Setup of build 94:
Design Conv, start of the top module:
module Conv(
  clk,
  rst_n,
  image_valid,
  filter_valid,
  in_data,
  out_valid,
  out_data
);
Settings: LEC_CHECK=0, CAP_MARGIN=20, CORE_MARGIN=2, CORE_UTILIZATION=40, SETUP_SLACK_MARGIN=0.12, SLEW_MARGIN=20; clock period 5.63 ns.
run.sh (not shown) runs the stock make flow with config.mk's settings and CLKGATE_MAP_FILE=.
Both conditions hold for build 94: the flow ran to the end and the final layout passed the timing, DRC and antenna checks.
> inputs changed (build 94 -> build 92)
- SETUP_SLACK_MARGIN now 0.8, was 0.12
- CORE_UTILIZATION now 60, was 40
- the clock period (ns, I/O delays scaled along) now 3.13, was 5.63
==> results <==
Among build 94 and build 92, the run that stopped before the end is build 92, and it is the only one. What ended build 92 was a tool error in 5_1_grt; the run never finished. Compared with build 94, build 92 shows core outline area that has gone down by more than a quarter. Build 92 against build 94; horizontal die size is down by more than 10%. Placement row count, build 92 vs build 94: down by more than 10%. Die area | build 92 < build 94.
For build 57, these inputs were changed with respect to build 92:
- removing SETUP_SLACK_MARGIN (formerly 0.8)
- setting CORE_ASPECT_RATIO to 0.65 for the first time
- changing CORE_UTILIZATION from 60 to 19
- setting TNS_END_PERCENT to 65 for the first time
- setting GPL_ROUTABILITY_DRIVEN to 0 for the first time
- setting CELL_PAD_IN_SITES_GLOBAL_PLACEMENT to 2 for the first time
- setting PLACE_DENSITY_LB_ADDON to 0.2 for the first time
- setting ABC_AREA to 0 for the first time
- changing the clock period (ns, I/O delays scaled along) from 3.13 to 5.6
==> results <==
Build 57 finished end to end and its layout was clean on timing, DRC and antenna. Of build 92 and build 57, the higher total CTS buffers belongs to build 57. Between build 92 and build 57, die extent in y is higher for build 57, build 92 comes in under that. Relative to build 92, number of cell rows has increased by about 44% in build 57. Synthesized-area fraction occupied by ao, oa, aoi and oai cells: build 57 vs build 92 identical.
--- input diff build 57..build 84 ---
- a deleted PLACE_DENSITY_LB_ADDON that had been 0.2
- a change of CORE_UTILIZATION from 19 to 66
- a deleted TNS_END_PERCENT that had been 65
- a deleted GPL_ROUTABILITY_DRIVEN that had been 0
- an added CTS_CLUSTER_SIZE of 25
- an added SETUP_SLACK_MARGIN of -0.4
- a deleted CORE_ASPECT_RATIO that had been 0.65
- a deleted CELL_PAD_IN_SITES_GLOBAL_PLACEMENT that had been 2
- a deleted ABC_AREA that had been 0
- an added CTS_CLUSTER_DIAMETER of 356
- a change of the clock period (ns, I/O delays scaled along) from 5.6 to 3.99
==> comparison <==
FAIL build 84 @ 5_1_grt: tool exited with error
Against build 57, CTS buffer count in build 84 fell by more than half.
Against build 57, detailed placement HPWL in build 84 came out better.
Build 57 → build 84: vertical die dimension fell 120 microns; initial core utilization rose 48 points; total nets after synthesis about even.

* * *

build 55:
Starting RTL as in the previous note.
Settings: LEC_CHECK=0, ABC_AREA=1, CAP_MARGIN=20, CORE_MARGIN=2, CORE_UTILIZATION=35, CTS_CLUSTER_DIAMETER=374, CTS_CLUSTER_SIZE=16, GPL_ROUTABILITY_DRIVEN=0, GPL_TIMING_DRIVEN=0, MAX_ROUTING_LAYER=met5, PLACE_DENSITY_LB_ADDON=0.02, SETUP_SLACK_MARGIN=1.2, SLEW_MARGIN=20, TNS_END_PERCENT=65; clock period 8.77 ns.
Build 55 completed every stage of the flow, and the final layout passed the timing, DRC and antenna checks.
Changes in build 87 relative to build 55:
Settings: CTS_CLUSTER_SIZE now 77, was 16; GPL_ROUTABILITY_DRIVEN no longer set, was 0; CTS_CLUSTER_DIAMETER no longer set, was 374; GPL_TIMING_DRIVEN no longer set, was 0; MAX_ROUTING_LAYER no longer set, was met5; TNS_END_PERCENT no longer set, was 65; CAP_MARGIN now 5, was 20; PLACE_DENSITY_LB_ADDON no longer set, was 0.02; CORE_UTILIZATION now 40, was 35; SETUP_SLACK_MARGIN no longer set, was 1.2; the clock period (ns, I/O delays scaled along) now 6.0, was 8.77.
Results
- Build 87: maximum fanout encountered on the critical timing path 1 above build 55
- Between build 55 and build 87, the flow reports final cell count decreasing by a few percent.
- [compare] base=build 55 new=build 87: power saw an increase; post-synth design cell area ~0 delta; sum of routed wire length over all layers fell by 28%; synthesis-to-layout area growth increased 0.20 points.
diff inputs: build 87 => build 25
Settings: CTS_CLUSTER_SIZE: 77 -> unset; CORE_UTILIZATION: 40 -> 62; CAP_MARGIN: 5 -> 20; the clock period (ns, I/O delays scaled along): 6.0 -> 5.17.
[summary]
[build 25] flow finished | final checks: failed | reasons: negative setup slack
Taking build 87 as the reference, in build 25 combinational share of power saw an increase; clock network power share saw a decrease; floorplan utilization went up 22 points.
Against build 87 as the reference, build 25 delivers a higher total global routing track utilization.
Looking at start point of the critical path, the D[1] result is from build 87; the i4[1] one comes from build 25.
Changes observed in build 25 relative to build 87: routability congestion estimate saw little to no change, switching power saw an increase.
### build 25 -> build 16
Settings: changing CORE_UTILIZATION from 62 to 56; removing ABC_AREA (formerly 1); setting CTS_CLUSTER_SIZE to 30 for the first time; setting SETUP_SLACK_MARGIN to 1.07 for the first time; changing the clock period (ns, I/O delays scaled along) from 5.17 to 4.07.
--- outcome ---
The lower average footprint of a synthesized cell of build 25 and build 16 is in build 25.
Build 16 vs build 25, first-pass detailed-route iteration total went up by 4.
Build 16 ends up with a fraction of cell area in non-clock buffers that is 9.4 points higher than in build 25.
For build 25, the largest family of logic cells by area was simple AND/OR/NAND/NOR gates, unlike build 16, where it was AND-OR/OR-AND gates.
Build 25 reports its start point of the critical path as i4[1] while build 16 reports i3[1].
According to the power report, total power for build 16 is higher than for build 25.
Looking only at post-cts sizing count, and setting everything else aside, the higher value of build 25 and build 16 goes to build 16.
None of the runs build 25 and build 16 ends with a clean layout.
Power is estimated from default activity; no workload was simulated.
